==> design.v <==
module gamma_mem (
    input logic [4:0] iter,
    output logic [15:0] gamma
);
    assign gamma =  (iter == 5'h0) ? 16'h8000 :
                    (iter == 5'h1) ? 16'h4b90 :
                    (iter == 5'h2) ? 16'h27ed :
                    (iter == 5'h3) ? 16'h1444 :
                    (iter == 5'h4) ? 16'h0a2c :
                    (iter == 5'h5) ? 16'h0517 :
                    (iter == 5'h6) ? 16'h028b :
                    (iter == 5'h7) ? 16'h0145 :
                    (iter == 5'h8) ? 16'h00a2 :
                    (iter == 5'h9) ? 16'h0051 :
                    (iter == 5'ha) ? 16'h0028 :
                    (iter == 5'hb) ? 16'h0014 :
                    (iter == 5'hc) ? 16'h000a :
                    (iter == 5'hd) ? 16'h0005 :
                    (iter == 5'he) ? 16'h0002 :
                    (iter == 5'hf) ? 16'h0001 : 
                                     16'h0000;
endmodule
module signed_lte (
    output logic out, 
    input logic [17:0] opA, 
    input logic [17:0] opB
    );
        assign out = opA[17] ? opB[17] ? opA <=  opB  
                                       : 1           
                             : opB[17] ? 0           
                                       : opA <= opB;  
endmodule
module cordic #(
    parameter D_WIDTH = 16,
    parameter Q_BITS  = 13
)(
    input  logic [15:0] theta,
    input  logic in_valid,
    output logic ready,
    output logic out_valid,
    output logic signed [15:0] sin,
    output logic signed [15:0] cos,
    input logic clk,
    input logic rstb
);
    localparam MAX_ITER = 16;
    reg [4:0] iter;
    reg [1:0] state;
    reg signed [17:0] theta_store;
    reg        [1 :0] domain;
    reg signed [17:0] theta_iter;
    reg signed [17:0] vec [1:0];
    wire [15:0] gamma_i;
    wire sigma;
    always @ (posedge clk or negedge rstb) begin
        if (!rstb) begin
            iter <= 0;
            state <= 0;
            vec[0] <= 18'hffff;
            vec[1] <= 18'h0;
            theta_store <= 18'h0;
            theta_iter  <= 18'h0;
            domain      <= 2'b00;
            ready <= 1;
            out_valid <= 0;
            sin <= 16'h0;
            cos <= 16'h0;
        end else begin
            case (state)
                0 : begin  
                        out_valid <= 0;
                        if (in_valid) begin
                            theta_store[15:0]   <=  (theta[15:14] == 2'b00) ? (theta << 2)             :
                                                    (theta[15:14] == 2'b01) ? (16'h7fff - theta) << 2  :
                                                    (theta[15:14] == 2'b10) ? (theta - 16'h7fff) << 2  :
                                                    (theta[15:14] == 2'b11) ? (16'hffff - theta) << 2  :
                                                    0;
                            domain              <= theta[15:14];
                            theta_store[17:16]  <= 0;
                            state               <= 1;
                            out_valid   <= 0;
                            ready       <= 0;
                            sin         <= 16'h0;
                            cos         <= 16'h0;
                        end
                    end
                1 : begin  
                    if (iter == MAX_ITER) begin
                        iter        <= 0;
                        theta_iter  <= 0;
                        cos     <=  (domain == 2'b00) || (domain == 2'b11)          ? 
                                    (vec[0] * 39797) >>> (17 + 15 - Q_BITS)         :
                                    ~((vec[0] * 39797) >>> (17 + 15 - Q_BITS)) + 1  ;
                        sin     <=  (domain == 2'b00) || (domain == 2'b01)          ? 
                                    (vec[1] * 39797) >>> (17 + 15 - Q_BITS)         :
                                    ~((vec[1] * 39797) >>> (17 + 15 - Q_BITS)) + 1  ;
                        vec[0]  <= 18'hffff;
                        vec[1]  <= 18'h0;
                        state       <= 0;
                        out_valid   <= 1;
                        ready       <= 1;
                    end else begin
                        iter        <=  iter + 1;
                        theta_iter  <=  (sigma)  ? 
                                            theta_iter + gamma_i    :
                                            theta_iter - gamma_i;
                        vec[0]      <=  (sigma)  ?
                                        vec[0] - ( (vec[1][17] ? ~(18'h3ffff >> iter) : 18'h0) | vec[1] >> iter)    :
                                        vec[0] + ( (vec[1][17] ? ~(18'h3ffff >> iter) : 18'h0) | vec[1] >> iter);
                        vec[1]      <=  (sigma)  ?
                                        vec[1] + ( (vec[0][17] ? ~(18'h3ffff >> iter) : 18'h0) | vec[0] >> iter)    :
                                        vec[1] - ( (vec[0][17] ? ~(18'h3ffff >> iter) : 18'h0) | vec[0] >> iter);
                    end
                end
                default : begin
                    iter <= 0;
                    state <= 0;
                    vec[0] <= 17'hffff;
                    vec[1] <= 17'h0;
                    theta_store <= 17'h0;
                    theta_iter  <= 17'h0;
                    ready <= 1;
                    out_valid <= 0;
                    sin <= 16'h0;
                    cos <= 16'h0;
                end
            endcase
        end
    end  
    gamma_mem gm0 (.iter(iter), .gamma(gamma_i));
    signed_lte slte0 (.out(sigma), .opA(theta_iter), .opB(theta_store));
endmodule
module mul #(
  parameter D_WIDTH = 19,
  parameter Q_BITS = 15
) (
  input logic clk,
  input logic signed [D_WIDTH-1:0] a, b,
  output logic signed [D_WIDTH-1:0] out
  );
logic signed [2*D_WIDTH-1:0] multiply;
assign multiply = a * b;
assign out = multiply >>> Q_BITS;
endmodule
module matmul_stage #(
  parameter D_WIDTH = 19,
  parameter Q_BITS = 15
) (
  input logic clk, rstb,
  input logic signed [D_WIDTH-1:0] a_in, b_in, c_in, d_in, e_in, f_in,
  input logic start,
  output logic signed [D_WIDTH-1:0] alpha, beta,
  output logic done
);
enum logic [2:0] {IDLE, MATH0, MATH1, MATH2, MATH3, MATH4, FINISH} state, next_state;
logic signed [D_WIDTH-1:0] a_pass, b_pass, out_pass;   
logic signed [D_WIDTH-1:0] a, a_c, b, b_c, c, c_c, d, d_c, e, e_c, f, f_c;   
logic signed [D_WIDTH-1:0] mult1, mult1_c, mult2, mult2_c;
logic signed [D_WIDTH-1:0] out1, out1_c, out2, out2_c;
mul #(
  .D_WIDTH(D_WIDTH),
  .Q_BITS(Q_BITS)
) mul_inst (
  .clk(clk),
  .a(a_pass),
  .b(b_pass),
  .out(out_pass)
);
always_ff @(posedge clk or negedge rstb) begin
  if (!rstb) begin
    a <= 0;
    b <= 0;
    c <= 0;
    d <= 0; 
    e <= 0;
    f <= 0;
    state <= IDLE;
    mult1 <= 0;
    mult2 <= 0;
    out1  <= 0;
    out2  <= 0;
  end else begin
    a <= a_c;
    b <= b_c;
    c <= c_c;
    d <= d_c;
    e <= e_c;
    f <= f_c;
    state <= next_state;
    mult1 <= mult1_c;
    mult2 <= mult2_c;
    out1  <= out1_c;
    out2  <= out2_c;
  end
end
always_comb begin
  a_c = a;
  b_c = b;
  c_c = c;
  d_c = d;
  e_c = e;
  f_c = f;
  next_state = state;
  mult1_c    = mult1;
  mult2_c    = mult2;
  out1_c     = out1;
  out2_c     = out2;
  a_pass = 0;
  b_pass = 0;
  alpha = 0;
  beta  = 0;
  done  = 0;
  case(state)
    IDLE: begin
      if(start) begin
        a_c = a_in;
        b_c = b_in;
        c_c = c_in;
        d_c = d_in;
        e_c = e_in;
        f_c = f_in;
        next_state = MATH0;
      end
    end
    MATH0: begin
      a_pass     = a;
      b_pass     = e;
      mult1_c    = out_pass;
      next_state = MATH1;
    end
    MATH1: begin
      a_pass     = b;
      b_pass     = f;
      mult2_c    = out_pass;
      next_state = MATH2;
    end
    MATH2: begin
      a_pass     = c;
      b_pass     = e;
      mult1_c    = out_pass;
      out1_c     = mult1 + mult2;
      next_state = MATH3;
    end
    MATH3: begin
      a_pass     = d;
      b_pass     = f;
      mult2_c    = out_pass;
      next_state = MATH4;
    end
    MATH4: begin
      out2_c     = mult1 + mult2;
      next_state = FINISH;
    end
    FINISH: begin
      alpha      = out1;
      beta       = out2;
      done       = 1;
      next_state = IDLE;
    end
  endcase;
end
endmodule
module matmul #(
  parameter D_WIDTH = 19,
  parameter Q_BITS = 15
) (
  input logic clk, rstb,
  input logic signed [D_WIDTH-1:0] a_in, b_in, sin_in, cos_in,
  input logic start,
  input logic [1:0] op_in,
  output logic signed [D_WIDTH-1:0] a_out, b_out,
  output logic done
);
localparam logic signed [D_WIDTH-1:0] one_div_sqrt_3 = 0.5773502692 * (2**Q_BITS);
localparam logic signed [D_WIDTH-1:0] two_div_sqrt_3 = 1.1547005384 * (2**Q_BITS);
localparam logic signed [D_WIDTH-1:0] neg_one_div_2 = -0.5 * (2**Q_BITS);
localparam logic signed [D_WIDTH-1:0] sqrt_3_div_2 = 0.8660254038 * (2**Q_BITS);
localparam logic signed [D_WIDTH-1:0] one_quantized = 1 * (2**Q_BITS);
logic signed [D_WIDTH-1:0] a_pass, b_pass, c_pass, d_pass, e_pass, f_pass;
logic signed [D_WIDTH-1:0] alpha_pass, beta_pass;
logic start_pass, done_pass;
logic signed [D_WIDTH-1:0] a, a_c, b, b_c, sin, sin_c, cos, cos_c;
logic [1:0] op, op_c;
enum logic [1:0] {IDLE, SET, WAIT} state, next_state;
matmul_stage #(
  .D_WIDTH(D_WIDTH),
  .Q_BITS(Q_BITS)
) matmul_stage_inst(
  .clk(clk),
  .rstb(rstb),
  .a_in(a_pass),
  .b_in(b_pass),
  .c_in(c_pass),
  .d_in(d_pass),
  .e_in(e_pass),
  .f_in(f_pass),
  .start(start_pass),
  .alpha(alpha_pass),
  .beta(beta_pass),
  .done(done_pass)
);
always_ff @(posedge clk or negedge rstb) begin
  if (!rstb) begin
    a     <= 0;
    b     <= 0;
    sin   <= 0;
    cos   <= 0;
    op    <= 0;
    state <= IDLE;
  end else begin
    a     <= a_c;
    b     <= b_c;
    sin   <= sin_c;
    cos   <= cos_c;
    op    <= op_c;
    state <= next_state;
  end
end
always_comb begin
  a_c   = a;
  b_c   = b;
  sin_c = sin;
  cos_c = cos;
  op_c  = op;
  next_state = state;
  start_pass = 0;
  a_pass = 0;
  b_pass = 0;
  c_pass = 0;
  d_pass = 0;
  e_pass = 0;
  f_pass = 0;
  done = 0;
  a_out = 0;
  b_out = 0;
  case(state)
    IDLE: begin
      if (start) begin
        a_c = a_in;
        b_c = b_in;
        sin_c = sin_in;
        cos_c = cos_in;
        op_c = op_in;
        next_state = SET;
      end
    end
    SET: begin
      start_pass = 1;
      next_state = WAIT;
      if(op[1]) begin  
        a_pass = cos;
        d_pass = cos;
        e_pass = a;
        f_pass = b;
        if(op[0]) begin  
          b_pass = -sin;
          c_pass = sin; 
        end else begin   
          b_pass = sin;
          c_pass = -sin;
        end
      end else begin   
        a_pass = one_quantized;
        b_pass = 0;
        e_pass = a;
        f_pass = b;
        if(op[0]) begin  
          c_pass = neg_one_div_2;
          d_pass = sqrt_3_div_2;
        end else begin  
          c_pass = one_div_sqrt_3;
          d_pass = two_div_sqrt_3;
        end
      end
    end
    WAIT: begin
      if (done_pass) begin
        a_out = alpha_pass;
        b_out = beta_pass;
        done  = 1;
        next_state = IDLE;
      end
    end
  endcase
end
endmodule
module mult #(
    parameter D_WIDTH = 16,
    parameter Q_BITS  = 13
) (
    input signed [D_WIDTH-1:0] a,
    input signed [D_WIDTH-1:0] b,
    output signed [D_WIDTH-1:0] out
);
    wire signed [2*D_WIDTH-1:0] out_full;
    assign out_full = a * b;
    assign out = out_full[D_WIDTH+Q_BITS-1 : Q_BITS];
endmodule
module pid #(
    parameter D_WIDTH = 16,
    parameter Q_BITS = 13
) (
    input logic                         clk,
    input logic                         rstb,
    input logic                         clear,
    input logic                         iterate_enable,
    input logic signed  [D_WIDTH-1:0]   kp,
    input logic signed  [D_WIDTH-1:0]   ki,
    input logic signed  [D_WIDTH-1:0]   target,
    input logic signed  [D_WIDTH-1:0]   measurement,
    output logic signed [D_WIDTH-1:0]   out,   
    output logic                        out_valid
);
    reg signed  [D_WIDTH-1:0]   mult_a, mult_b;
    wire signed [D_WIDTH-1:0]   mult_out;
    reg         [3:0]           state;
    reg signed  [D_WIDTH-1:0]   curr_error, prev_error;
    reg signed  [D_WIDTH-1:0]   curr_int,   prev_int;    
    always @ (posedge clk or negedge rstb) begin
        if (!rstb) begin
            state       <= 0;
            out         <= 0;
            out_valid   <= 0;
            curr_error  <= 0;
            curr_int    <= 0;
            prev_error  <= 0;
            prev_int    <= 0;
            mult_a      <= 0;
            mult_b      <= 0;
        end else if (clear) begin
            state       <= 0;
            out         <= 0;
            out_valid   <= 0;
            curr_error  <= 0;
            curr_int    <= 0;
            prev_error  <= 0;
            prev_int    <= 0;
            mult_a      <= 0;
            mult_b      <= 0;
        end else begin
            case (state)
                0 : begin  
                    out_valid <= 0;
                    if (iterate_enable) 
                        state <= 1;
                end
                1 : begin  
                    curr_error  <= target - measurement;  
                    mult_a      <= kp;
                    mult_b      <= target - measurement;
                    state <= 2;
                end
                2 : begin  
                    out         <= mult_out;  
                    curr_int    <= curr_error + prev_error;  
                    prev_error  <= curr_error;  
                    mult_a      <= ki;
                    mult_b      <= curr_error + prev_error;
                    state       <= 3;
                end
                3 : begin  
                    curr_int <= mult_out;  
                    state   <= 4;
                end
                4 : begin  
                    curr_int <= curr_int + prev_int;  
                    state   <= 5;
                end
                5 : begin  
                    prev_int    <= curr_int;  
                    out         <= out + curr_int;  
                    out_valid   <= 1;
                    state       <= 0;
                end
                default : begin  
                    state       <= 0;
                    out         <= 0;
                    out_valid   <= 0;
                    curr_error  <= 0;
                    curr_int    <= 0;
                    prev_error  <= 0;
                    prev_int    <= 0;
                    mult_a      <= 0;
                    mult_b      <= 0;
                end                
            endcase
        end
    end
    mult #(
        .D_WIDTH    (D_WIDTH),
        .Q_BITS     (Q_BITS)
    ) mult0 (
        .a      (mult_a),
        .b      (mult_b),
        .out    (mult_out)
    );
endmodule
module v_to_t #(
    parameter D_WIDTH = 16,
    parameter Q_BITS = 13
)(
    input logic [D_WIDTH - 1 : 0] v,
    input logic [D_WIDTH - 1 : 0] top,
    output logic [D_WIDTH - 1 : 0] t
);
    wire [    D_WIDTH - 1 : 0] diff;
    wire [2 * D_WIDTH - 1 : 0] t_long;
    assign diff = ({1'b0, {(D_WIDTH - 1){1'b1}}} - v);
    assign t_long = top * diff;
    assign t = t_long[2 * D_WIDTH - 1 : D_WIDTH];
endmodule
module svm #(
    parameter D_WIDTH = 16,
    parameter Q_BITS = 13
)(
    output logic pwmA, 
    output logic pwmB, 
    output logic pwmC, 
    output logic halt,
    input  logic [D_WIDTH - 1 : 0] vA, 
    input  logic [D_WIDTH - 1 : 0] vB, 
    input  logic [D_WIDTH - 1 : 0] vC, 
    input  logic [D_WIDTH - 1 : 0] periodTop,
    input  logic in_valid,
    output logic out_valid,
    input  logic clk, 
    input  logic rstb
);
    reg [2:0] state;
    reg [D_WIDTH - 1 : 0] counter;
    reg [D_WIDTH - 1 : 0] delta;
    reg rising, calc_ready;
    reg [D_WIDTH - 1 : 0] vA_store, vB_store, vC_store;
    reg [D_WIDTH - 1 : 0] tA, tB, tC;
    wire [D_WIDTH - 1 : 0] v_pass, t_pass;
    wire pwmA_c, pwmB_c, pwmC_c;
    assign v_pass = (state == 1) ? vA :
                    (state == 2) ? vB :
                    (state == 3) ? vC :
                    0;
    assign pwmA_c = calc_ready & (counter >= tA);
    assign pwmB_c = calc_ready & (counter >= tB);
    assign pwmC_c = calc_ready & (counter >= tC);
    assign halt = counter == 0;
    always @ (posedge clk or negedge rstb) begin
        if (!rstb) begin
            counter   <= 0;
            delta     <= 1;
            rising    <= 1;
            out_valid <= 0;
            state     <= 0;
            tA      <= 0;
            tB      <= 0;
            tC      <= 0;
            vA_store <= 0;
            vB_store <= 0;
            vC_store <= 0;
            pwmA    <= 0;
            pwmB    <= 0;
            pwmC    <= 0;
            calc_ready <= 0;
        end else begin
            case (state)
                0 : begin
                    out_valid <= 0;
                    if (in_valid) begin
                        state <= 1;
                        delta <= 1;
                        vA_store <= vA;
                        vB_store <= vB;
                        vC_store <= vC;
                    end
                end
                1 : begin
                    tA <= t_pass;
                    state <= 2;
                end
                2 : begin
                    tB <= t_pass;
                    state <= 3;
                end
                3 : begin
                    tC <= t_pass;
                    state <= 4;
                    calc_ready <= 1;
                end
                4 : begin
                    if (!rising & counter == 1) begin
                        counter     <= 0;
                        state       <= 0;
                        out_valid   <= 1;
                        calc_ready  <= 0;
                        pwmA    <= 0;
                        pwmB    <= 0;
                        pwmC    <= 0;
                    end
                    pwmA    <= pwmA_c;
                    pwmB    <= pwmB_c;
                    pwmC    <= pwmC_c;
                    counter <= counter + delta;
                    delta <=    rising ?    (counter == periodTop - 1)  ? ~delta + 1 : delta     
                                :
                                            (counter == 1)              ? ~delta + 1 : delta;    
                    rising <=   rising ?    (counter == periodTop - 1)  ? ~rising : rising     
                                :
                                            (counter == 1)              ? ~rising : rising;    
                end
                default : begin
                    counter   <= 0;
                    delta     <= 1;
                    rising    <= 1;
                    out_valid <= 0;
                    state     <= 0;
                    tA      <= 0;
                    tB      <= 0;
                    tC      <= 0;
                    vA_store <= 0;
                    vB_store <= 0;
                    vC_store <= 0;
                    pwmA    <= 0;
                    pwmB    <= 0;
                    pwmC    <= 0;
                    calc_ready <= 0;
                end
            endcase
        end
    end
    v_to_t #(
        .D_WIDTH (D_WIDTH)
    ) v2t0 (
        .v   (v_pass),
        .top (periodTop),
        .t   (t_pass)
    );
endmodule
module top #(
    parameter D_WIDTH = 16,
    parameter Q_BITS  = 13
)(
  input logic [D_WIDTH - 1 : 0] angle_in,
  input logic signed [D_WIDTH - 1 : 0] currA_in,
  input logic signed [D_WIDTH - 1 : 0] currB_in,
  input logic signed [D_WIDTH - 1 : 0] currC_in,
  input logic signed [D_WIDTH - 1 : 0] currT_in,
  input logic        [D_WIDTH - 1 : 0] periodTop,
  output logic pwmA_out,
  output logic pwmB_out,
  output logic pwmC_out,
  input logic signed [D_WIDTH - 1 : 0]  kpd, kpq,
  input logic signed [D_WIDTH - 1 : 0]  kid, kiq,
  input logic clear_pid,
  input  logic clk,
  input  logic rstb,
  input  logic valid,
  output logic ready
);
  reg [         15 : 0] angle_r;
  reg [D_WIDTH - 1 : 0] currA_r;
  reg [D_WIDTH - 1 : 0] currB_r;
  reg [D_WIDTH - 1 : 0] currC_r;
  reg [D_WIDTH - 1 : 0] currT_r;
  reg [         15 : 0] periodTop_r;
  reg [4:0]             state;
  reg  [D_WIDTH - 1 : 0] a_in_matmul;
  reg  [D_WIDTH - 1 : 0] b_in_matmul;
  reg  [1:0]             op_in_matmul;
  wire [D_WIDTH - 1 : 0] a_out_matmul;
  wire [D_WIDTH - 1 : 0] b_out_matmul;
  reg [D_WIDTH - 1 : 0] c_out_calc;
  reg [D_WIDTH - 1 : 0] park_d_r, park_q_r;
  reg [D_WIDTH - 1 : 0] va_r, vb_r;
  wire    cordic_out_valid;
  wire    matmul_out_valid;
  wire    pid_d_out_valid;
  wire    pid_q_out_valid;
  wire    svm_out_valid;
  reg     cordic_done;
  reg     clarke_done;
  reg     pid_d_done;
  reg     pid_q_done;
  wire    [         15 : 0] sin, cos;
  wire    [D_WIDTH - 1 : 0] pid_d_out, pid_q_out;
  reg     start_cordic;
  reg     start_matmul;
  reg     start_PID;
  reg     start_svm;
  always @(posedge clk or negedge rstb) begin
    if (!rstb) begin
      angle_r       <= 0;
      currA_r       <= 0;
      currB_r       <= 0;
      currC_r       <= 0;
      currT_r       <= 0;
      periodTop_r   <= 0;
      state         <= 0;
      ready         <= 1;
      start_cordic  <= 0;
      start_matmul  <= 0;
      start_PID     <= 0;
      start_svm     <= 0;
      clarke_done   <= 0;
      cordic_done   <= 0;
      pid_d_done    <= 0;
      pid_q_done    <= 0;
      a_in_matmul   <= 0;
      b_in_matmul   <= 0;
      op_in_matmul  <= 0;
      c_out_calc    <= 0;
      park_d_r      <= 0;
      park_q_r      <= 0;
      va_r          <= 0;
      vb_r          <= 0;
    end else begin
      case (state)
        0 : begin  
          if (valid) begin
            angle_r     <= angle_in;
            currA_r     <= currA_in;
            currB_r     <= currB_in;
            currC_r     <= currC_in;
            currT_r     <= currT_in;
            periodTop_r <= periodTop[15:0];
            state <= 1;
            ready <= 0;
            op_in_matmul  <= 0;
            a_in_matmul   <= currA_in;
            b_in_matmul   <= currB_in;
            start_cordic  <= 1;
            start_matmul  <= 1;
          end
        end
        1 : begin  
          start_cordic  <= 0;
          start_matmul  <= 0;
          if  ((clarke_done      && cordic_out_valid) || 
               (cordic_done      && matmul_out_valid) || 
               (matmul_out_valid && cordic_out_valid)) begin
            clarke_done <= 0;
            cordic_done <= 0;
            op_in_matmul  <= 2;
            a_in_matmul   <= a_out_matmul;
            b_in_matmul   <= b_out_matmul;
            start_matmul <= 1;
            state <= 2;
          end else begin
            clarke_done <= matmul_out_valid ? 1 : clarke_done;
            cordic_done <= cordic_out_valid ? 1 : cordic_done;
          end
        end
        2 : begin  
          start_matmul <= 0;
          if (matmul_out_valid) begin
            park_d_r  <= a_out_matmul;
            park_q_r  <= b_out_matmul;
            start_PID <= 1;
            state <= 3;
          end
        end
        3 : begin  
          start_PID <= 0;
          if (pid_d_out_valid) begin
            op_in_matmul  <= 3;
            a_in_matmul   <= pid_d_out;
            b_in_matmul   <= pid_q_out;
            start_matmul <= 1;
            state <= 4;
          end
        end
        4 : begin  
          start_matmul  <= 0;
          if (matmul_out_valid) begin
            op_in_matmul  <= 1;
            a_in_matmul   <= a_out_matmul;
            b_in_matmul   <= b_out_matmul;
            start_matmul <= 1;
            state <= 5;
          end
        end
        5 : begin  
          start_matmul  <= 0;
          if (matmul_out_valid) begin
            c_out_calc <= - a_out_matmul - b_out_matmul;
            va_r       <= a_out_matmul;
            vb_r       <= b_out_matmul;
            start_svm <= 1;
            state <= 6;
          end
        end
        6 : begin  
          start_svm <= 0;
          if (svm_out_valid) begin
            state <= 0;
            ready <= 1;
          end
        end
        default : begin  
          angle_r       <= 0;
          currA_r       <= 0;
          currB_r       <= 0;
          currC_r       <= 0;
          currT_r       <= 0;
          periodTop_r   <= 0;
          state         <= 0;
          ready         <= 1;
          start_cordic  <= 0;
          start_matmul  <= 0;
          start_PID     <= 0;
          start_svm     <= 0;
          clarke_done   <= 0;
          cordic_done   <= 0;
          a_in_matmul   <= 0;
          b_in_matmul   <= 0;
          op_in_matmul  <= 0;
          c_out_calc    <= 0;
        end
      endcase
    end
  end
    matmul #(
    .D_WIDTH  (D_WIDTH),
    .Q_BITS   (Q_BITS)
  ) matmul0 (
    .clk     (clk),
    .rstb    (rstb),
    .a_in    (a_in_matmul),
    .b_in    (b_in_matmul),
    .sin_in  (sin),
    .cos_in  (cos),
    .start   (start_matmul),
    .op_in   (op_in_matmul),
    .a_out   (a_out_matmul),
    .b_out   (b_out_matmul),
    .done    (matmul_out_valid)
  );
  svm #(
    .D_WIDTH    (D_WIDTH),
    .Q_BITS     (Q_BITS)
  ) svm0 (
    .pwmA       (pwmA_out), 
    .pwmB       (pwmB_out), 
    .pwmC       (pwmC_out), 
    .halt       (),
    .vA         (va_r), 
    .vB         (vb_r), 
    .vC         (c_out_calc), 
    .periodTop  (periodTop_r),
    .in_valid   (start_svm),
    .out_valid  (svm_out_valid),
    .clk        (clk), 
    .rstb       (rstb)
  );
  cordic #(
    .D_WIDTH  (D_WIDTH),
    .Q_BITS   (Q_BITS)
  ) cordic0 (
    .theta      (angle_r),
    .in_valid   (start_cordic),
    .ready      (),
    .out_valid  (cordic_out_valid),
    .sin        (sin),
    .cos        (cos),
    .clk        (clk),
    .rstb       (rstb)
  );
  pid #(
    .D_WIDTH    (D_WIDTH),
    .Q_BITS     (Q_BITS)
  ) pid_d (
    .clk            (clk),
    .rstb           (rstb),
    .clear          (clear_pid),
    .iterate_enable (start_PID),
    .kp             (kpd),
    .ki             (kid),
    .target         (16'b0),
    .measurement    (park_d_r),
    .out            (pid_d_out),
    .out_valid      (pid_d_out_valid)        
  );
  pid #(
    .D_WIDTH    (D_WIDTH),
    .Q_BITS     (Q_BITS)
  ) pid_q (
    .clk            (clk),
    .rstb           (rstb),
    .clear          (clear_pid),
    .iterate_enable (start_PID),
    .kp             (kpq),
    .ki             (kiq),
    .target         (currT_r),
    .measurement    (park_q_r),
    .out            (pid_q_out),
    .out_valid      (pid_q_out_valid)        
  );
endmodule
==> run.sh <==
#!/bin/bash
# the make line also repeats each setting of config.mk as NAME=value (left out here)
make -C /OpenROAD-flow-scripts/flow DESIGN_CONFIG=/design/flow/config.mk WORK_HOME=/design/flow/orfs CLKGATE_MAP_FILE= finish
==> config.mk <==
export PLATFORM = sky130hd
export DESIGN_NAME = top
export DESIGN_NICKNAME = top
export VERILOG_FILES = /design/flow/design.v
export SDC_FILE = /design/flow/constraint.sdc
export NUM_CORES = 4
export LEC_CHECK = 0
export CAP_MARGIN = 20
export CORE_MARGIN = 2
export CORE_UTILIZATION = 70
export CTS_CLUSTER_DIAMETER = 98
export MAX_ROUTING_LAYER = met4
export PLACE_DENSITY = 0.6
export SETUP_SLACK_MARGIN = -0.54
export SLEW_MARGIN = 20
==> constraint.sdc <==
create_clock -name core_clock -period 7.43 [get_ports {clk}]
set_input_delay 1.4860 -clock core_clock [delete_from_list [all_inputs] [get_ports {clk}]]
set_output_delay 1.4860 -clock core_clock [all_outputs]
set_load 0.01 [all_outputs]
==> impl_metrics.tcl, run 1 <==
# flow metrics
set metrics [dict create \
    status "finished with violations" \
    violations "setup timing" \
    stdcell_count 12249 \
    clk_pin_slew_ns 0.06 \
    post_cts_buffers 0 \
    r2r-end "svm0.tC[14]$_DFFE_PN0N_" \
    place_congestion 1.01 \
    critPathKind "reg -> reg" \
    clock_path_buffers 3 \
    stdcell_area_mm2 0.103 \
    syn_inst 10289 \
    cpPeakStageDelay_ns 0.55 \
    area_growth_pct 8.61 \
    numCtsBuffers 96 \
    cts_max_level 3 \
    dp_cells 12068 \
    ios 168 \
    power.group.top "the clock network" \
    edf_count 0 \
    setup_viol_count_final 24 \
    start_kind "register" \
    fp.dieW_um 372 \
    ys_types 90 \
    die-area_mm2 0.138 \
    ys_warn_count 11 \
    p_switching_uw 2550 \
    clock_sinks 846 \
    common_cells "inv_1 (1722), nand2_1 (1564), fa_1 (1188), ha_1 (893), dfrtp_1 (820)" \
    hold_class "reg -> reg" \
    whs_ns 0.450 \
    fp_nets 12534 \
    topCellsByArea "fa_1 (25%), dfrtp_1 (22%), ha_1 (12%)" \
    cp_common_cell "fa_1" \
    endpoint_kind "register" \
    overflow 0 \
    yosys.area_share.aoi_pct 11.4 \
    synth_simple_gate_area_share_pct 13.9 \
    cts_tree "built" \
    yosys_area_mm2 0.0946 \
    ff2ff_path_depth 25 \
    top_area_share_pct 25.1 \
    pg_seq_uw 4610 \
    wl_per_cell_um 21.1 \
    crit_family "adder cells" \
    dr.pass1.iters 9 \
    synthFlopType "dfrtp_1" \
    routed-via-count 74384 \
    crit_path_start "svm0.state[3]$_DFF_PN0_" \
    whs_endpoint "matmul0.matmul_stage_inst.state[0]$_DFF_PN1_" \
    reg2reg_slack_ns -0.12 \
    synth.most_common_cell "inv_1" \
    adder_share_pct 37.0 \
    tool_warnings 77 \
    drc_errors 0 \
    routed_wl_mm 259 \
    combinationalPower_uw 650 \
    hold_viol 0 \
    logic_family "adder cells" \
    dp_hpwl_mm 203 \
    p_seq_share_pct 43.5 \
    p_leak_uw 0.0517 \
    cell_internal_pwr_uw 8050 \
    syn_area_mm2 0.0946 \
    root_buffer "clkbuf_16" \
    max_clock_freq_mhz 132 \
    yosys.area.top_type "fa_1" \
    grt_pass1_wl_mm 418 \
    critPathRequiredTime_ns 7.99 \
    swShare_pct 24.1 \
    period_needed_ns 7.55 \
    cp-endpoint "svm0.tC[14]$_DFFE_PN0N_" \
    mux_area_share_pct 2.74 \
    finalClockPeriodUsage_pct 102 \
    grt_pass1_vias 77845 \
    cellPowerDensity_mw_per_mm2 103 \
    antenna_found_initial 3 \
    power.share.clock_pct 50.4 \
    ys.flops 846 \
    die_h_um 372 \
    hp-start "matmul0.state[2]$_DFF_PN0_" \
    portBuffers 151 \
    p_clk_uw 5340 \
    max_slew_margin_pct 26.1 \
    crit_fanout 10 \
    drv_cap 0 \
    rows 134 \
    ir_worst_vdd_mv 0.168 \
    clkLatencyLatePin_ns 0.73 \
    grt_use_total_pct 39.9 \
    hold-path-cell-count 1 \
    grt_max_degree 198 \
    initCoreUtil_pct 70.7 \
    worst_slack_ns -0.124 \
    ctsHoldBuffers 0 \
    nets 12644 \
    core_region_area_mm2 0.134 \
    avgSynthCellArea_um2 9.19 \
    viasPerCell 6.07 \
    ant_nets 0 \
    pwr-share-comb_pct 6.1 \
    critPathSlowestCell "fa_1" \
    crit_buf_inv 6 \
    synth_seq_share_pct 22.4 \
    skew_ns 0.0282 \
    cts_resized 0 \
    r2r_start "svm0.state[3]$_DFF_PN0_" \
    xor_share_pct 3.98 \
    async_reset_ff_share_pct 100 \
    arrival_ns 8.11 \
    tightest_slew_ns 1.10 \
    yosys-stat-cells 10289 \
    dr.first_iter.drc_count 6762 \
    slew_violations 0 \
    path_depth 25 \
    dpl_cell_area_mm2 0.0991 \
]
-- through the flow --
stage          setup WS, ns  power (µW)  utilization [%]  setup TNS [ns]
6_report             -0.124       10600             76.8           -1.30
2_1_floorplan        0.0359        4990                -               0
3_3_place_gp         -0.253        5330             74.1           -3.67
5_1_grt              -0.475       10900             76.8          -16.89
3_5_place_dp         -0.392        5340             74.1           -7.93
4_1_cts              -0.424       10600             76.7           -8.83
-- metal layers --
| metal | track usage [%] | up-vias | wire length (µm) |
|---|---|---|---|
| met1 | 50.4 | 37194 | 100000 |
| met4 | 17.9 | 0 | 13800 |
| li1 | - | 33399 | - |
| met3 | 6.26 | 727 | 20800 |
| met2 | 64.0 | 3064 | 124000 |
| met5 | - | - | 0 |
-- final cells by class --
class / instances / area (µm²)
Fill cell: 9432 / 31100
Tap cell: 1768 / 2210
Timing Repair Buffer: 452 / 3930
Inverter: 1729 / 6490
Multi-Input combinational cell: 7274 / 65300
Clock buffer: 126 / 2690
Sequential cell: 846 / 21200
Clock inverter: 51 / 860
Antenna cell: 3 / 7.51
==> inputs of run 2 (changes only) <==
- CAP_MARGIN: 20 -> 5
- CORE_UTILIZATION: 70 -> 72
- CTS_CLUSTER_DIAMETER: 98 -> 97
- MAX_ROUTING_LAYER: met4 -> not set
- PLACE_DENSITY: 0.6 -> 0.64
- SETUP_SLACK_MARGIN: -0.54 -> -0.47
- clock period: 7.43 -> 5.82 ns (I/O delays scaled with it)
==> run 2 against run 1 <==
  * The layout still fails its checks (setup timing)
  * Synthesized area is the same
  * Sequential cell count is the same
  * First-iteration DRC count grew 41%
  * Sequential power grew 28%
  * Final cell count grew 6.2%
  * Critical path depth is the same
  * Critical path type unchanged
  * Critical endpoint is now cordic0.cos[13]$_DFFE_PN0P_
  * Largest power group unchanged
==> impl_metrics.tcl, run 2 <==
# flow metrics
set metrics [dict create \
    numCtsBuffers 95 \
    worst_slack_ns -1.44 \
    critPathRequiredTime_ns 6.39 \
    p_seq_share_pct 44.1 \
    dr.first_iter.drc_count 9512 \
    edf_count 0 \
    ios 168 \
    nets 13428 \
    yosys_area_mm2 0.0946 \
    place_congestion 0.971 \
    crit_fanout 4 \
    cp-endpoint "cordic0.cos[13]$_DFFE_PN0P_" \
    xor_share_pct 3.98 \
    routed_wl_mm 308 \
    max_clock_freq_mhz 138 \
    critPathSlowestCell "fa_1" \
    cpPeakStageDelay_ns 0.83 \
    die_h_um 366 \
    syn_inst 10289 \
    whs_ns 0.404 \
    pwr-share-comb_pct 7.6 \
    antenna_found_initial 6 \
    cts_tree "built" \
    path_depth 25 \
    max_slew_margin_pct 16.4 \
    ir_worst_vdd_mv 0.217 \
    finalClockPeriodUsage_pct 125 \
    ff2ff_path_depth 25 \
    clock_sinks 846 \
    power.share.clock_pct 48.2 \
    synthFlopType "dfrtp_1" \
    initCoreUtil_pct 72.8 \
    synth_seq_share_pct 22.4 \
    overflow 0 \
    core_region_area_mm2 0.130 \
    common_cells "inv_1 (1722), nand2_1 (1564), fa_1 (1188), ha_1 (893), dfrtp_1 (820)" \
    cp_common_cell "fa_1" \
    slew_violations 0 \
    rsz0062_at_grt "yes" \
    wl_per_cell_um 23.6 \
    drc_errors 0 \
    p_clk_uw 6430 \
    setup_viol_count_final 176 \
    arrival_ns 7.83 \
    swShare_pct 25.4 \
    die-area_mm2 0.134 \
    clkLatencyLatePin_ns 0.74 \
    clock_path_buffers 3 \
    drv_cap 0 \
    dpl_cell_area_mm2 0.104 \
    p_leak_uw 0.0561 \
    clk_pin_slew_ns 0.06 \
    crit_family "adder cells" \
    tool_warnings 83 \
    grt_pass1_wl_mm 462 \
    period_needed_ns 7.26 \
    skew_ns 0.0485 \
    dr.pass1.iters 14 \
    ys_warn_count 11 \
    status "finished with violations" \
    adder_share_pct 37.0 \
    tns_ns -139.04 \
    violations "setup timing" \
    portBuffers 151 \
    grt_pass1_vias 86780 \
    yosys.area.top_type "fa_1" \
    finalPower_uw 13300 \
    fp.dieW_um 366 \
    cts_max_level 3 \
    hold_class "in -> async" \
    grt_use_total_pct 43.6 \
    r2r-end "cordic0.cos[13]$_DFFE_PN0P_" \
    cellPowerDensity_mw_per_mm2 119 \
    fp_nets 12534 \
    area_growth_pct 18.1 \
    syn_area_mm2 0.0946 \
    crit_path_start "cordic0.vec[0][8]$_DFFE_PN1N_" \
    ys_types 90 \
    async_reset_ff_share_pct 100 \
    dp_hpwl_mm 215 \
    root_buffer "clkbuf_16" \
    cell_internal_pwr_uw 9940 \
    combinationalPower_uw 1020 \
    routed-via-count 83278 \
    yosys.area_share.aoi_pct 11.4 \
    yosys-stat-cells 10289 \
    endpoint_kind "register" \
    tightest_slew_ns 1.25 \
    stdcell_area_mm2 0.112 \
    rows 132 \
    synth.most_common_cell "inv_1" \
    topCellsByArea "fa_1 (25%), dfrtp_1 (22%), ha_1 (12%)" \
    synth_simple_gate_area_share_pct 13.9 \
    reg2reg_slack_ns -1.44 \
    r2r_start "cordic0.vec[0][8]$_DFFE_PN1N_" \
    ys.flops 846 \
    hold_viol 0 \
    viasPerCell 6.40 \
    p_switching_uw 3390 \
    pg_seq_uw 5890 \
    grt_max_degree 145 \
    ant_nets 0 \
    logic_family "adder cells" \
    critPathKind "reg -> reg" \
    ctsHoldBuffers 0 \
    avgSynthCellArea_um2 9.19 \
    top_area_share_pct 25.1 \
    crit_buf_inv 6 \
    mux_area_share_pct 2.74 \
    power.group.top "the clock network" \
    start_kind "register" \
]
run 2: through the flow:
stage / setup slack [ns] / instances / utilization [%]
finish: -1.44 / 13010 / 85.9
global route: -1.57 / 13007 / 85.9
CTS: -1.21 / 12936 / 84.4
detailed placement: -1.37 / 12678 / 80.2
global placement: -1.23 / 12678 / 80.2
floorplan: -1.09 / 10289 / -
run 2: layout make-up:
class / instances / area (µm²)
Multi-Input combinational cell: 7274 / 68000
Sequential cell: 846 / 21300
Fill cell: 6757 / 18300
Timing Repair Buffer: 1237 / 10400
Inverter: 1729 / 6490
Clock buffer: 134 / 2710
Tap cell: 1742 / 2180
Clock inverter: 45 / 549
Antenna cell: 3 / 7.51
run 2: per-layer routing:
metal,routed length [µm],vias to the layer above,track usage [%]
met5,43,-,0
met4,25000,8,25.6
met3,32600,1889,9.33
met2,144000,5693,72.0
met1,106000,40684,53.1
li1,-,35004,-
run 2: timing repair:
item                                    in CTS  in global routing
gates cloned                                 2                  1
endpoints found under the setup margin     144                166
gates resized                              335                313
setup buffers                              116                 90
pin swaps                                  175                208
==> inputs of run 3 (changes only) <==
- ABC_AREA: not set -> 0
- CAP_MARGIN: 5 -> 20
- CELL_PAD_IN_SITES_DETAIL_PLACEMENT: not set -> 0
- CORE_ASPECT_RATIO: not set -> 1.04
- CTS_CLUSTER_DIAMETER: 97 -> not set
- CTS_CLUSTER_SIZE: not set -> 12
- MAX_ROUTING_LAYER: not set -> met5
- MIN_ROUTING_LAYER: not set -> met1
- PLACE_DENSITY: 0.64 -> not set
- PLACE_DENSITY_LB_ADDON: not set -> 0.2
- SETUP_SLACK_MARGIN: -0.47 -> 1.11
- clock period: 5.82 -> 6.91 ns (I/O delays scaled with it)
==> run 3 against run 2 <==
  * First-iteration DRC count decreased by 16%
  * Die area about the same
  * Still fails the layout checks on setup timing
  * Maximum frequency decreased by 1.9%
  * Sequential cell count unchanged
  * Clock skew decreased by 0.012 ns
  * Non-clock buffer count decreased by 504
  * Core utilization decreased by 2.5 points
  * Synthesized area unchanged
  * Sequential share of layout area increased by 0.60 points
  * Power decreased by 15%
  * Sequential power decreased by 16%
  * Via count decreased by 6.2%
==> impl_metrics.tcl, run 3 <==
# flow metrics
set metrics [dict create \
    clk_pin_slew_ns 0.06 \
    whs_endpoint "matmul0.matmul_stage_inst.b[0]$_DFFE_PN0P_" \
    dp_cells 12003 \
    p_switching_uw 2820 \
    arrival_ns 8.02 \
    ys_types 90 \
    p_seq_share_pct 44.0 \
    synth_seq_share_pct 22.4 \
    die_h_um 374 \
    tool_warnings 75 \
    viasPerCell 6.26 \
    clkLatencyLatePin_ns 0.76 \
    synth.most_common_cell "inv_1" \
    initCoreUtil_pct 72.6 \
    r2r-end "svm0.tC[14]$_DFFE_PN0N_" \
    drc_errors 0 \
    cell_internal_pwr_uw 8460 \
    die-area_mm2 0.134 \
    clock_path_buffers 3 \
    critPathSlowestCell "fa_1" \
    dr.first_iter.drc_count 7965 \
    common_cells "inv_1 (1722), nand2_1 (1564), fa_1 (1188), ha_1 (893), dfrtp_1 (820)" \
    edf_count 0 \
    nets 12927 \
    cp-endpoint "svm0.tC[14]$_DFFE_PN0N_" \
    fp.dieW_um 359 \
    reg2reg_slack_ns -0.49 \
    rows 135 \
    ys_warn_count 11 \
    async_reset_ff_share_pct 100 \
    slew_violations 0 \
    critPathKind "reg -> reg" \
    yosys.area_share.aoi_pct 11.4 \
    ys.flops 846 \
    routed-via-count 78083 \
    period_needed_ns 7.40 \
    ant_nets 0 \
    root_buffer "clkbuf_16" \
    status "finished with violations" \
    dp_hpwl_mm 195 \
    pre_cts_slack_ns -0.406 \
    cp_common_cell "fa_1" \
    swShare_pct 25.0 \
    topCellsByArea "fa_1 (25%), dfrtp_1 (22%), ha_1 (12%)" \
    cellPowerDensity_mw_per_mm2 104 \
    pwr-share-comb_pct 7.5 \
    area_growth_pct 14.9 \
    finalClockPeriodUsage_pct 107 \
    adder_share_pct 37.0 \
    cts_max_level 3 \
    tightest_slew_ns 1.45 \
    setup_viol_count_final 42 \
    overflow 0 \
    stdcell_count 12473 \
    ir_worst_vdd_mv 0.191 \
    stdcell_area_mm2 0.109 \
    hp-start "matmul0.matmul_stage_inst.b[0]$_DFFE_PN0P_" \
    avgSynthCellArea_um2 9.19 \
    power.group.top "the clock network" \
    critPathRequiredTime_ns 7.53 \
    drv_cap 0 \
    synthFlopType "dfrtp_1" \
    violations "setup timing" \
    hold_class "reg -> reg" \
    combinationalPower_uw 847 \
    place_congestion 0.966 \
    grt_pass1_wl_mm 432 \
    crit_buf_inv 7 \
    worst_slack_ns -0.490 \
    crit_fanout 11 \
    cpPeakStageDelay_ns 0.54 \
    ios 168 \
    mux_area_share_pct 2.74 \
    r2r_start "svm0.state[4]$_DFF_PN0_" \
    pg_seq_uw 4960 \
    syn_inst 10289 \
    yosys-stat-cells 10289 \
    ff_latch_area_mm2 0.0213 \
    dpl_cell_area_mm2 0.100 \
    p_leak_uw 0.0537 \
    top_area_share_pct 25.1 \
    xor_share_pct 3.98 \
    hold-path-cell-count 2 \
    antenna_found_initial 9 \
    fillers 7304 \
    grt_pass1_vias 82547 \
    portBuffers 151 \
    logic_family "adder cells" \
    fp_nets 12534 \
    dr.pass1.iters 9 \
    tns_ns -11.15 \
    numCtsBuffers 97 \
    synth_simple_gate_area_share_pct 13.9 \
    core_region_area_mm2 0.130 \
    ff2ff_path_depth 29 \
    crit_path_start "svm0.state[4]$_DFF_PN0_" \
    skew_ns 0.0368 \
    syn_area_mm2 0.0946 \
    routed_wl_mm 276 \
    clock_sinks 846 \
    path_depth 29 \
    wl_per_cell_um 22.1 \
    yosys_area_mm2 0.0946 \
    max_slew_margin_pct 1.99 \
    crit_family "adder cells" \
    grt_use_total_pct 40.3 \
    grt_max_degree 161 \
    rsz0062_at_grt "yes" \
    cts_tree "built" \
    max_clock_freq_mhz 135 \
    hold_viol 0 \
    endpoint_kind "register" \
    power.share.clock_pct 48.5 \
    logic_area_mm2 0.0685 \
    p_clk_uw 5460 \
    start_kind "register" \
    yosys.area.top_type "fa_1" \
    ctsHoldBuffers 0 \
]
run 3: per-layer routing:
| layer | vias up | share of wire (%) | global-route usage [%] |
|---|---|---|---|
| met1 | 38670 | 36 | 50.1 |
| met5 | - | 0.031 | 0 |
| met4 | 12 | 6.7 | 21.5 |
| met2 | 4168 | 49 | 67.9 |
| li1 | 33972 | - | - |
| met3 | 1261 | 8.7 | 6.71 |
run 3: layout make-up:
type                            count  area share, %
Antenna cell                        3        0.00691
Clock buffer                      140           2.59
Clock inverter                     35          0.464
Inverter                         1729           5.99
Multi-Input combinational cell   7275           63.0
Sequential cell                   846           19.6
Tap cell                         1712           1.97
Timing Repair Buffer              733           6.28
run 3: timing repair:
item	CTS	global route
cloned	5	1
pin swaps	280	262
gates resized	391	280
setup endpoints to repair	177	190
setup buffers	184	100
run 3: through the flow:
step                hold WS (ns)  total power, µW  util (%)
detailed placement         0.450             5750      76.8
finish                     0.461            11300      83.4
CTS                        0.462            11200      81.9
global route               0.486            11600      83.4
floorplan                  0.369             5400         -
global placement           0.439             5730      76.8
==> inputs of run 4 (changes only) <==
- ABC_AREA: 0 -> 1
- CELL_PAD_IN_SITES_DETAIL_PLACEMENT: 0 -> 1
- CORE_UTILIZATION: 72 -> 59
- CTS_CLUSTER_SIZE: 12 -> not set
- PLACE_DENSITY_LB_ADDON: 0.2 -> not set
- SETUP_SLACK_MARGIN: 1.11 -> not set
- clock period: 6.91 -> 14.1 ns (I/O delays scaled with it)
==> run 4 against run 3 <==
  * The run now finishes clean
  * Hold slack lost 0.020 ns
  * Clock-buffer cell count shrank 13
  * Core utilization shrank 20 points
  * Via count grew 22%
  * Largest power group is now combinational cells
  * Highest routed layer unchanged
==> impl_metrics.tcl, run 4 <==
# flow metrics
set metrics [dict create \
    status "no timing/DRC/antenna violations" \
    topCellsByArea "fa_1 (24%), dfrtp_1 (20%), nand2_1 (11%)" \
    yosys_area_mm2 0.101 \
    ios 168 \
    grt_pass1_vias 107698 \
    avgSynthCellArea_um2 7.69 \
    cellPowerDensity_mw_per_mm2 94.3 \
    skew_ns 0.0568 \
    ff2ff_path_depth 24 \
    viasPerCell 6.16 \
    clock_path_buffers 3 \
    power.group.top "combinational cells" \
    syn_area_mm2 0.101 \
    r2r_start "svm0.state[3]$_DFF_PN0_" \
    xor_share_pct 1.66 \
    logic_family "adder cells" \
    tns_ns 0 \
    syn_inst 13131 \
    ys_warn_count 11 \
    mux_area_share_pct 0.0111 \
    critPathKind "reg -> reg" \
    cpPeakStageDelay_ns 0.92 \
    tightest_slew_ns 1.21 \
    dr.first_iter.drc_count 7623 \
    power.share.clock_pct 29.2 \
    period_needed_ns 8.64 \
    portBuffers 151 \
    crit_fanout 20 \
    critPathSlowestCell "o21ai_2" \
    tool_warnings 71 \
    pg_seq_uw 2450 \
    p_seq_share_pct 24.0 \
    start_kind "register" \
    fp_nets 15376 \
    root_buffer "clkbuf_16" \
    clkLatencyLatePin_ns 0.80 \
    synthFlopType "dfrtp_1" \
    drv_cap 0 \
    finalClockPeriodUsage_pct 61.3 \
    common_cells "nand2_1 (3044), inv_1 (2670), fa_1 (1188), o21ai_0 (948), ha_1 (893)" \
    cts_max_level 3 \
    ys.flops 846 \
    numCtsBuffers 101 \
    synth_simple_gate_area_share_pct 19.8 \
    dr.pass1.iters 6 \
    top_area_share_pct 23.5 \
    max_slew_margin_pct 19.1 \
    area_growth_pct 7.17 \
    clk_pin_slew_ns 0.06 \
    critPathRequiredTime_ns 14.72 \
    r2r-end "svm0.tB[9]$_DFFE_PN0N_" \
    endpoint_kind "register" \
    die_h_um 426 \
    combinationalPower_uw 4770 \
    dp_cells 15224 \
    p_leak_uw 0.0580 \
    antenna_found_initial 24 \
    whs_ns 0.441 \
    ant_nets 0 \
    cell_internal_pwr_uw 5590 \
    crit_buf_inv 5 \
    worstPathCellList "buf_4 -> inv_2 -> o21ai_2 -> nand2_1 -> fa_1 -> inv_1 -> fa_1 -> inv_1 -> fa_1 -> fa_1 -> fa_1 -> inv_1 -> fa_1 -> ha_1 -> a21oi_1 -> o21ai_0 -> nand2_1 -> nand2_1 -> a21oi_1 -> nand2_1 -> nand2_1 -> nand2_1 -> xnor2_1 -> o22ai_1" \
    clock_sinks 846 \
    cp-endpoint "svm0.tB[9]$_DFFE_PN0N_" \
    crit_family "adder cells" \
    reg2reg_slack_ns 5.46 \
    drc_errors 0 \
    hold_class "reg -> reg" \
    p_clk_uw 2980 \
    path_depth 24 \
    grt_max_degree 166 \
    cts_resized 0 \
    pwr-share-comb_pct 46.7 \
    slew_violations 0 \
    rows 154 \
    hold_viol 0 \
    initCoreUtil_pct 59.5 \
    edf_count 0 \
    crit_path_start "svm0.state[3]$_DFF_PN0_" \
    core_region_area_mm2 0.170 \
    grt_use_total_pct 44.6 \
    max_clock_freq_mhz 116 \
    setup_viol_count_final 0 \
    die-area_mm2 0.175 \
    hold-path-cell-count 1 \
    place_congestion 0.970 \
    overflow 0 \
    async_reset_ff_share_pct 100 \
    wl_per_cell_um 25.0 \
    ys_types 77 \
    yosys.area.top_type "fa_1" \
    synth_seq_share_pct 21.0 \
    swShare_pct 45.2 \
    fp.dieW_um 410 \
    rsz0062_at_grt "no" \
    routed_wl_mm 386 \
    grt_pass1_wl_mm 604 \
    post_cts_buffers 0 \
    nets 15310 \
    cts_tree "built" \
    adder_share_pct 34.6 \
    stdcell_count 15427 \
    arrival_ns 9.26 \
    whs_endpoint "svm0.state[0]$_DFF_PN1_" \
    fillers 20987 \
    synth.most_common_cell "nand2_1" \
    p_switching_uw 4610 \
    hp-start "start_svm$_DFFE_PN0P_" \
    yosys.area_share.aoi_pct 11.1 \
    dp_hpwl_mm 292 \
    ir_worst_vdd_mv 0.612 \
    routed-via-count 94981 \
    ctsHoldBuffers 0 \
    yosys-stat-cells 13131 \
]
==> run 4: final cells by class <==
class / instances / area [µm²] / share of cell area (%)
clock buffer: 127 / 2790 / 2.57
antenna: 15 / 37.5 / 0.0347
tap: 2262 / 2830 / 2.61
inverter: 2725 / 10200 / 9.45
sequential: 846 / 21200 / 19.6
clock inverter: 61 / 905 / 0.836
timing repair buffer: 259 / 2350 / 2.17
multi-input combinational: 9132 / 67900 / 62.7
==> run 4: metrics by stage <==
step | util, % | power (µW) | area (µm²) | worst slack, ns
after floorplan | - | 5220 | 101000 | 7.67
after global placement | 61.5 | 6560 | 104000 | 6.44
after detailed placement | 61.6 | 6930 | 105000 | 6.08
after CTS | 63.7 | 10000 | 108000 | 5.87
after global routing | 63.8 | 10600 | 108000 | 5.57
final | 63.8 | 10200 | 108000 | 5.46
==> run 4: per-layer routing <==
layer  vias up  global-route usage [%]  part of all wire, %  wire length (µm)
met1     47794                    49.1                   35            136000
met5         -                       0                0.014                56
li1      40750                       -                    -                 -
met3      1892                    8.27                  7.0             27200
met2      4535                    76.0                   49            188000
met4        10                    35.0                  9.1             35300
==> inputs of run 5 (changes only) <==
- ABC_AREA: 1 -> not set
- CELL_PAD_IN_SITES_DETAIL_PLACEMENT: 1 -> not set
- CORE_ASPECT_RATIO: 1.04 -> not set
- CORE_UTILIZATION: 59 -> 8
- MAX_ROUTING_LAYER: met5 -> not set
- MIN_ROUTING_LAYER: met1 -> not set
- PLACE_DENSITY: not set -> 0.6
- clock period: 14.1 -> 13.2 ns (I/O delays scaled with it)
==> run 5 against run 4 <==
  * Largest power group is now the clock network
  * Worst setup slack got worse by 1.3 ns
  * Non-clock buffer count grew 47
  * Critical path depth stayed put
  * Die area increased to 6.8 times the previous value
  * Hold slack got worse by 0.044 ns
  * Still clean on timing, DRC and antenna
  * Cell area grew 10%
  * Combinational power down 93%
==> impl_metrics.tcl, run 5 <==
# flow metrics
set metrics [dict create \
    logic_family "adder cells" \
    critPathKind "reg -> reg" \
    wl_per_cell_um 10.6 \
    setup_viol_count_final 0 \
    cts_tree "built" \
    avgSynthCellArea_um2 9.19 \
    max_clock_freq_mhz 111 \
    drc_errors 0 \
    cts_resized 0 \
    adder_share_pct 37.0 \
    ios 168 \
    skew_ns 0.123 \
    syn_inst 10289 \
    die_h_mm 1.09 \
    cts_max_level 3 \
    portBuffers 151 \
    crit_fanout 29 \
    dpl_cell_area_mm2 0.115 \
    yosys.area.top_type "fa_1" \
    synthFlopType "dfrtp_1" \
    clkLatencyLatePin_ns 0.88 \
    stdcell_area_mm2 0.119 \
    drv_cap 0 \
    async_reset_ff_share_pct 100 \
    dr.pass1.iters 7 \
    viasPerCell 2.69 \
    top_area_share_pct 25.1 \
    combinationalPower_uw 355 \
    crit_path_start "matmul0.matmul_stage_inst.state[1]$_DFF_PN0_" \
    rows 399 \
    p_seq_share_pct 42.9 \
    cellPowerDensity_mw_per_mm2 50.8 \
    r2r-end "matmul0.matmul_stage_inst.mult1[15]$_DFFE_PN0N_" \
    fillers 136100 \
    pwr-share-comb_pct 5.9 \
    arrival_ns 9.69 \
    slew_violations 0 \
    swShare_pct 24.4 \
    mux_area_share_pct 2.74 \
    hp-start "svm0.state[2]$_DFF_PN0_" \
    dr.first_iter.drc_count 4736 \
    max_slew_margin_pct 5.48 \
    tightest_slew_ns 1.42 \
    synth_seq_share_pct 22.4 \
    hold_viol 0 \
    synth.most_common_cell "inv_1" \
    area_growth_pct 25.9 \
    fp.dieW_mm 1.09 \
    xor_share_pct 3.98 \
    initCoreUtil_pct 8.02 \
    antenna_found_initial 13 \
    routed-via-count 69999 \
    ys_warn_count 11 \
    yosys_area_mm2 0.0946 \
    period_needed_ns 9.01 \
    dp_hpwl_mm 220 \
    clock_path_buffers 4 \
    hold-path-cell-count 0 \
    whs_ns 0.397 \
    endpoint_kind "register" \
    ant_nets 0 \
    cpPeakStageDelay_ns 0.80 \
    critPathSlowestCell "o31ai_1" \
    common_cells "inv_1 (1722), nand2_1 (1564), fa_1 (1188), ha_1 (893), dfrtp_1 (820)" \
    path_depth 24 \
    edf_count 0 \
    power.share.clock_pct 51.2 \
    place_congestion 0.813 \
    power.group.top "the clock network" \
    cp-endpoint "matmul0.matmul_stage_inst.mult1[15]$_DFFE_PN0N_" \
    grt_use_total_pct 4.61 \
    start_kind "register" \
    ir_worst_vdd_mv 0.0960 \
    yosys-stat-cells 10289 \
    overflow 0 \
    grt_pass1_wl_mm 435 \
    synth_simple_gate_area_share_pct 13.9 \
    ys_types 90 \
    pg_seq_uw 2600 \
    cp_common_cell "fa_1" \
    post_cts_buffers 0 \
    ys.flops 846 \
    core_region_area_mm2 1.18 \
    worst_slack_ns 4.19 \
    clk_pin_slew_ns 0.06 \
    rsz0062_at_grt "no" \
    cell_internal_pwr_uw 4580 \
    whs_endpoint "svm0.state[4]$_DFF_PN0_" \
    tool_warnings 75 \
    critPathRequiredTime_ns 13.88 \
    grt_max_degree 162 \
    r2r_start "matmul0.matmul_stage_inst.state[1]$_DFF_PN0_" \
    root_buffer "clkbuf_16" \
    die-area_mm2 1.19 \
    fin_util_pct 10.1 \
    hold_class "reg -> reg" \
    nets 12509 \
    fp_nets 12534 \
    status "no timing/DRC/antenna violations" \
    numCtsBuffers 107 \
    worstPathCellList "or2_2 -> buf_4 -> a22o_1 -> nand2_1 -> fa_1 -> inv_1 -> fa_1 -> fa_1 -> fa_1 -> inv_1 -> fa_1 -> inv_1 -> fa_1 -> ha_1 -> nand4_1 -> o31ai_1 -> a21oi_1 -> a21oi_1 -> o2bb2ai_1 -> a41o_1 -> o41ai_1 -> o21bai_1 -> xor2_1 -> a21oi_1" \
    p_leak_uw 0.0510 \
    reg2reg_slack_ns 4.19 \
    crit_buf_inv 4 \
    syn_area_mm2 0.0946 \
    pre_cts_slack_ns 4.24 \
    yosys.area_share.aoi_pct 11.4 \
    crit_family "adder cells" \
    tns_ns 0 \
    ctsHoldBuffers 0 \
    topCellsByArea "fa_1 (25%), dfrtp_1 (22%), ha_1 (12%)" \
    routed_wl_mm 276 \
    p_clk_uw 3100 \
    ff2ff_path_depth 24 \
    grt_pass1_vias 72312 \
    clock_sinks 846 \
    p_switching_uw 1470 \
    finalClockPeriodUsage_pct 68.3 \
]
==> run 5: stage by stage <==
step                cells  total power (µW)
floorplan           10289              2810
global placement    25790              3010
detailed placement  25792              3010
CTS                 25986              6140
global route        26025              6290
finish              26028              6050
==> run 5: area by class of cell <==
type / instances / area [µm²] / share of cell area [%]
clock buffer: 140 / 2950 / 2.48
sequential: 846 / 21200 / 17.8
clock inverter: 54 / 727 / 0.610
tap: 15639 / 19600 / 16.4
inverter: 1729 / 6490 / 5.45
antenna: 40 / 100 / 0.0841
multi-input combinational: 7274 / 65300 / 54.9
timing repair buffer: 306 / 2720 / 2.28
==> run 5: metal layers <==
metal / vias to the layer above / wire length, µm / GRT usage (%)
met1: 35045 / 120000 / 5.84
met5: - / 11 / 0
met3: 317 / 11200 / 0.530
met4: 2 / 8840 / 1.57
li1: 33210 / - / -
met2: 1425 / 136000 / 8.08
==> inputs of run 6 (changes only) <==
- ABC_AREA: not set -> 1
- CELL_PAD_IN_SITES_DETAIL_PLACEMENT: not set -> 1
- CORE_ASPECT_RATIO: not set -> 1.04
- CORE_UTILIZATION: 8 -> 59
- CTS_CLUSTER_SIZE: not set -> 57
- GPL_ROUTABILITY_DRIVEN: not set -> 0
- MAX_ROUTING_LAYER: not set -> met5
- MIN_ROUTING_LAYER: not set -> met1
- PLACE_DENSITY: 0.6 -> not set
- SETUP_SLACK_MARGIN: not set -> 1.47
- SLEW_MARGIN: 20 -> 35
- TNS_END_PERCENT: not set -> 5
- clock period: 13.2 -> 14.1 ns (I/O delays scaled with it)
==> run 6 against run 5 <==
  * Sequential cell count did not move
  * Largest power group is now combinational cells
  * First-iteration DRC count increased by 36%
  * Clock power shrank 6%
  * Synthesized area grew 6.8%
  * Largest cell class unchanged
  * Synthesized cell count rose by 28%
  * Sequential share of layout area is 1.8 points higher
  * Cell area is 9.0% lower
  * Clock-buffer cell count is 6 higher
  * Maximum frequency up 9.0%
  * Register-to-register slack improved by 1.6 ns
  * Global-route usage grew 38 points
  * Still clean on timing, DRC and antenna
  * Core utilization grew 54 points
==> impl_metrics.tcl, run 6 <==
# flow metrics
set metrics [dict create \
    cts_tree "built" \
    syn_inst 13131 \
    ff2ff_path_depth 28 \
    yosys-stat-cells 13131 \
    viasPerCell 6.05 \
    reg2reg_slack_ns 5.83 \
    root_buffer "clkbuf_16" \
    grt_use_total_pct 42.4 \
    hold_viol 0 \
    finalClockPeriodUsage_pct 58.7 \
    die_h_um 426 \
    clock_sinks 846 \
    cts_max_level 3 \
    path_depth 28 \
    async_reset_ff_share_pct 100 \
    synth_simple_gate_area_share_pct 19.8 \
    pwr-share-comb_pct 45.7 \
    skew_ns 0.0531 \
    routed-via-count 93360 \
    period_needed_ns 8.27 \
    hold_class "reg -> reg" \
    core_region_area_mm2 0.170 \
    crit_path_start "svm0.state[2]$_DFF_PN0_" \
    drc_errors 0 \
    synthFlopType "dfrtp_1" \
    drv_cap 0 \
    dr.pass1.iters 8 \
    xor_share_pct 1.66 \
    logic_family "adder cells" \
    fin_util_pct 63.8 \
    fp_nets 15376 \
    p_clk_uw 2910 \
    cell_internal_pwr_uw 5520 \
    overflow 0 \
    dr.first_iter.drc_count 6422 \
    max_slew_margin_pct 31.1 \
    ys_warn_count 11 \
    tightest_slew_ns 1.02 \
    hp-start "start_svm$_DFFE_PN0P_" \
    mux_area_share_pct 0.0111 \
    wl_per_cell_um 23.8 \
    tns_ns 0 \
    initCoreUtil_pct 59.5 \
    arrival_ns 8.87 \
    crit_buf_inv 7 \
    critPathKind "reg -> reg" \
    crit_fanout 14 \
    ios 168 \
    p_switching_uw 4370 \
    setup_viol_count_final 0 \
    rsz0062_at_grt "no" \
    clock_path_buffers 3 \
    cp-endpoint "svm0.tA[9]$_DFFE_PN0N_" \
    antenna_found_initial 13 \
    die-area_mm2 0.175 \
    cpPeakStageDelay_ns 0.56 \
    r2r_start "svm0.state[2]$_DFF_PN0_" \
    crit_family "adder cells" \
    start_kind "register" \
    clkLatencyLatePin_ns 0.79 \
    edf_count 0 \
    endpoint_kind "register" \
    tool_warnings 71 \
    fp.dieW_um 410 \
    critPathRequiredTime_ns 14.70 \
    ys_types 77 \
    dp_hpwl_mm 283 \
    yosys.area_share.aoi_pct 11.1 \
    power.share.clock_pct 29.5 \
    topCellsByArea "fa_1 (24%), dfrtp_1 (20%), nand2_1 (11%)" \
    grt_pass1_wl_mm 580 \
    ctsHoldBuffers 0 \
    adder_share_pct 34.6 \
    ant_nets 0 \
    critPathSlowestCell "nand2_1" \
    common_cells "nand2_1 (3044), inv_1 (2670), fa_1 (1188), o21ai_0 (948), ha_1 (893)" \
    area_growth_pct 7.28 \
    synth_seq_share_pct 21.0 \
    slew_violations 0 \
    clk_pin_slew_ns 0.06 \
    pg_seq_uw 2450 \
    yosys_area_mm2 0.101 \
    nets 15323 \
    rows 154 \
    ys.flops 846 \
    top_area_share_pct 23.5 \
    grt_pass1_vias 106144 \
    p_seq_share_pct 24.8 \
    cellPowerDensity_mw_per_mm2 91.3 \
    status "no timing/DRC/antenna violations" \
    combinationalPower_uw 4520 \
    avgSynthCellArea_um2 7.69 \
    whs_endpoint "svm0.state[0]$_DFF_PN1_" \
    p_leak_uw 0.0581 \
    swShare_pct 44.2 \
    yosys.area.top_type "fa_1" \
    max_clock_freq_mhz 121 \
    post_cts_buffers 0 \
    ir_worst_vdd_mv 0.758 \
    routed_wl_mm 368 \
    grt_max_degree 160 \
    r2r-end "svm0.tA[9]$_DFFE_PN0N_" \
    hold-path-cell-count 1 \
    numCtsBuffers 104 \
    power.group.top "combinational cells" \
    portBuffers 151 \
    synth.most_common_cell "nand2_1" \
    cts_resized 0 \
    syn_area_mm2 0.101 \
]
run 6: through the flow:
stage / hold slack [ns] / instance area [µm²] / power, µW / worst slack (ns) / cells
floorplan: 0.349 / 101000 / 5220 / 7.67 / 13131
global placement: 0.442 / 105000 / 6600 / 6.45 / 15231
detailed placement: 0.462 / 105000 / 6850 / 6.15 / 15232
CTS: 0.480 / 108000 / 9800 / 6.09 / 15428
global route: 0.503 / 108000 / 10400 / 5.69 / 15441
finish: 0.478 / 108000 / 9890 / 5.83 / 15444
run 6: per-layer routing:
layer / vias up / track usage (%) / routed length (µm)
li1: 40735 / - / -
met1: 47309 / 47.7 / 132000
met2: 3836 / 74.1 / 183000
met3: 1478 / 6.23 / 23400
met4: 2 / 29.2 / 28500
met5: - / 0 / 11
run 6: cell type report:
| type | count | area (µm²) |
|---|---|---|
| multi-input cells | 9132 | 67900 |
| fillers | 21285 | 61400 |
| flip-flops and latches | 846 | 21200 |
| inverters | 2725 | 10200 |
| clock buffers | 146 | 2990 |
| well taps | 2262 | 2830 |
| repair buffers | 269 | 2490 |
| clock inverters | 50 | 636 |
| diodes | 14 | 35.0 |
No activity file was given, so power comes from the tool's default toggle rates.
